run 1:
==> flow/design.v <==
module HandwashSensor(
    input clk,
    input reset,
    input acceptLeftHandDistance,
    input [15:0] leftHandDistance,
    input acceptLeftHandGain,
    input [7:0] leftHandGain,
    input acceptRightHandDistance,
    input [15:0] rightHandDistance,
    input acceptRightHandGain,
    input [7:0] rightHandGain,
    output waterOn
);
reg [15:0] leftHandDistanceHeld;
 always@(posedge clk)  begin
     if(reset)
         leftHandDistanceHeld <= 0;
     else if(acceptLeftHandDistance)
         leftHandDistanceHeld <= leftHandDistance;
     else
         leftHandDistanceHeld <= leftHandDistanceHeld;
 end
reg [7:0] leftHandGainHeld;
 always@(posedge clk)  begin
     if(reset)
         leftHandGainHeld <= 0;
     else if(acceptLeftHandGain)
         leftHandGainHeld <= leftHandGain;
     else
         leftHandGainHeld <= leftHandGainHeld;
 end
reg [15:0] rightHandDistanceHeld;
 always@(posedge clk)  begin
     if(reset)
         rightHandDistanceHeld <= 0;
     else if(acceptRightHandDistance)
         rightHandDistanceHeld <= rightHandDistance;
     else
         rightHandDistanceHeld <= rightHandDistanceHeld;
 end
reg [7:0] rightHandGainHeld;
 always@(posedge clk)  begin
     if(reset)
         rightHandGainHeld <= 0;
     else if(acceptRightHandGain)
         rightHandGainHeld <= rightHandGain;
     else
         rightHandGainHeld <= rightHandGainHeld;
 end
wire [15:0] leftHand;
 wire [23:0] leftHandDistanceHeld_Mult_leftHandGainHeld;
 DSP48_AxB dsp_leftHandDistanceHeld_Mult_leftHandGainHeld(
     .CLK(clk),
     .A({ {9{1'b0}}, leftHandDistanceHeld}),
     .B({ {10{1'b0}}, leftHandGainHeld}),
     .P(leftHandDistanceHeld_Mult_leftHandGainHeld)
 );
 reg [16:0] leftHandDistanceHeld_Mult_leftHandGainHeld_ShiftR_7;
 always@(posedge clk) begin
     if(reset)
         leftHandDistanceHeld_Mult_leftHandGainHeld_ShiftR_7 <= 0;
     else
         leftHandDistanceHeld_Mult_leftHandGainHeld_ShiftR_7 <= leftHandDistanceHeld_Mult_leftHandGainHeld >> 7;
 end
 assign leftHand = leftHandDistanceHeld_Mult_leftHandGainHeld_ShiftR_7;
wire [15:0] rightHand;
 wire [23:0] rightHandDistanceHeld_Mult_rightHandGainHeld;
 DSP48_AxB dsp_rightHandDistanceHeld_Mult_rightHandGainHeld(
     .CLK(clk),
     .A({ {9{1'b0}}, rightHandDistanceHeld}),
     .B({ {10{1'b0}}, rightHandGainHeld}),
     .P(rightHandDistanceHeld_Mult_rightHandGainHeld)
 );
 reg [16:0] rightHandDistanceHeld_Mult_rightHandGainHeld_ShiftR_7;
 always@(posedge clk) begin
     if(reset)
         rightHandDistanceHeld_Mult_rightHandGainHeld_ShiftR_7 <= 0;
     else
         rightHandDistanceHeld_Mult_rightHandGainHeld_ShiftR_7 <= rightHandDistanceHeld_Mult_rightHandGainHeld >> 7;
 end
 assign rightHand = rightHandDistanceHeld_Mult_rightHandGainHeld_ShiftR_7;
parameter threshold = 1500;
assign waterOn = leftHand != 0 && rightHand != 0 && (leftHand < threshold || rightHand < threshold);
endmodule
module DSP48_AxB
   (CLK,
    A,
    B,
    P);
  input CLK;
  input [24:0]A;
  input [17:0]B;
  output [42:0]P;
assign P = A*B;
endmodule
==> flow/config.mk <==
export PLATFORM = sky130hd
export DESIGN_NAME = HandwashSensor
export DESIGN_NICKNAME = HandwashSensor
export VERILOG_FILES = /design/flow/design.v
export SDC_FILE = /design/flow/constraint.sdc
export NUM_CORES = 4
export LEC_CHECK = 0
export CAP_MARGIN = 35
export CORE_ASPECT_RATIO = 1.03
export CORE_MARGIN = 2
export CORE_UTILIZATION = 72
export CTS_CLUSTER_DIAMETER = 47
export CTS_CLUSTER_SIZE = 78
export GPL_ROUTABILITY_DRIVEN = 1
export GPL_TIMING_DRIVEN = 1
export MAX_ROUTING_LAYER = met5
export PLACE_DENSITY = 0.66
export SETUP_SLACK_MARGIN = 0.6
export SLEW_MARGIN = 30
export TNS_END_PERCENT = 80
==> flow/constraint.sdc <==
create_clock -name core_clock -period 4.51 [get_ports {clk}]
set_input_delay 0.9020 -clock core_clock [delete_from_list [all_inputs] [get_ports {clk}]]
set_output_delay 0.9020 -clock core_clock [all_outputs]
set_load 0.01 [all_outputs]
run.sh (not shown) runs the stock make flow with config.mk's settings and CLKGATE_MAP_FILE=.
[run 1] flow finished | final checks: failed | reasons: setup timing
The inputs of run 2 differ from those of run 1 as listed below.
-- flow/config.mk --
<<< run 1, line 9
export CORE_ASPECT_RATIO = 1.03
>>> run 2, line 9
export CORE_ASPECT_RATIO = 0.53
<<< run 1, line 18
export SETUP_SLACK_MARGIN = 0.6
>>> run 2, line 18
export SETUP_SLACK_MARGIN = 1.28
<<< run 1, line 20
export TNS_END_PERCENT = 80
>>> run 2, line 20
export TNS_END_PERCENT = 20
## What came out
- Not one of run 1 and run 2 finished clean.
- Although run 1 finished all stages, its layout failed final checks on setup timing.
- The utilization in run 2 sits 0.34 points below the value recorded for run 1.
- On ratio of final minimum period to clock period, run 1 and run 2 are neck and neck.
- Re number of H-tree levels: no difference whatsoever between run 1 and run 2.
- Delta (run 2 minus run 1): post-route met1 wirelength rose about 20%, routed wire length up about 4.5%, worst setup slack before clock tree synthesis went down by 0.040 ns, worst path setup slack after routing shows an increase of 0.0034 ns, mux cell area share after synthesis comparable.
- From run 1 to run 2 the numbers moved as follows: required time of the worst setup path roughly the same; highest clock frequency the design can meet roughly the same; quantity of hold-fixing buffers added after cts roughly the same.
Modified inputs, run 3 compared to run 2
==> flow/config.mk <==
export PLATFORM = sky130hd
export DESIGN_NAME = HandwashSensor
export DESIGN_NICKNAME = HandwashSensor
export VERILOG_FILES = /design/flow/design.v
export SDC_FILE = /design/flow/constraint.sdc
export NUM_CORES = 4
export LEC_CHECK = 0
export CAP_MARGIN = 20
export CORE_MARGIN = 2
export CORE_UTILIZATION = 72
export CTS_CLUSTER_DIAMETER = 98
export CTS_CLUSTER_SIZE = 80
export PLACE_DENSITY = 0.66
export SLEW_MARGIN = 20
==> flow/constraint.sdc <==
create_clock -name core_clock -period 4.4 [get_ports {clk}]
set_input_delay 0.8800 -clock core_clock [delete_from_list [all_inputs] [get_ports {clk}]]
set_output_delay 0.8800 -clock core_clock [all_outputs]
set_load 0.01 [all_outputs]
Findings:
When run 3 is set beside run 2, its final estimated routing congestion in global placement turns out to be about 2% smaller. Relative to run 2, die area decreased by 0.32% in run 3. In run 3 the implementation completed, yet the final layout does not meet the checks, the culprit being capacitance limit, slew limit, setup timing. When the final numbers for run 2 and run 3 were put side by side, the sum of routed wire segments on met1 turned out to be smaller in run 2. Delta (run 3 minus run 2): worst slew margin relative to its limit -64 points, placement-stage worst setup slack saw a decrease, required time reported for the critical path endpoint down 0.06 ns.
Edits applied to the flow inputs when going from run 3 to run 4:
-- flow/config.mk --
<<< run 3, line 8
>>> run 4, line 8
export ABC_AREA = 1
<<< run 3, line 10
export CORE_UTILIZATION = 72
export CTS_CLUSTER_DIAMETER = 98
export CTS_CLUSTER_SIZE = 80
export PLACE_DENSITY = 0.66
>>> run 4, line 11
export CORE_UTILIZATION = 67
==> flow/constraint.sdc <==
create_clock -name core_clock -period 4.46 [get_ports {clk}]
set_input_delay 0.8920 -clock core_clock [delete_from_list [all_inputs] [get_ports {clk}]]
set_output_delay 0.8920 -clock core_clock [all_outputs]
set_load 0.01 [all_outputs]
--- outcome ---
Run 4 went all the way through the flow, and no timing, DRC or antenna check failed.
Of the two values seen for top routing layer in use, met5 was produced by run 3 and met4 by run 4.
Global-route usage, run 3 and run 4: smaller value in run 4
Standard cell area after detailed placement grows slightly when moving from run 3 to run 4.
Mapped cell area (run 3 / run 4): 0.927
In the reports for run 3 and run 4, the larger simple-gate portion of the synthesized area belongs to run 4.
### run 4 -> run 5
-- flow/config.mk --
<<< run 4, line 8
export ABC_AREA = 1
>>> run 5, line 8
<<< run 4, line 10
>>> run 5, line 9
export CORE_ASPECT_RATIO = 0.5
<<< run 4, line 11
export CORE_UTILIZATION = 67
>>> run 5, line 11
export CORE_UTILIZATION = 59
==> flow/constraint.sdc <==
create_clock -name core_clock -period 7.0 [get_ports {clk}]
set_input_delay 1.4000 -clock core_clock [delete_from_list [all_inputs] [get_ports {clk}]]
set_output_delay 1.4000 -clock core_clock [all_outputs]
set_load 0.01 [all_outputs]
### Flow results
Sort run 5 and run 4 by share of total power in combinational logic desc -> top: run 4
On utilization, the higher figure sits with run 4, not run 5.
Run 4 has a higher via count than run 5.
A first element of the critical path of leftHandGainHeld[2]$_SDFFE_PP0P_ is what run 5 shows, while leftHandDistanceHeld[6]$_SDFFE_PP0P_ belongs to run 4.
Run 5 vs. run 4: sequential share of power went up by 5.6 points.
Changes observed in run 5 relative to run 4: final tally of max-slew violations was more or less identical, cell count went down by about 24%.
No activity file was given, so power comes from the tool's default toggle rates.
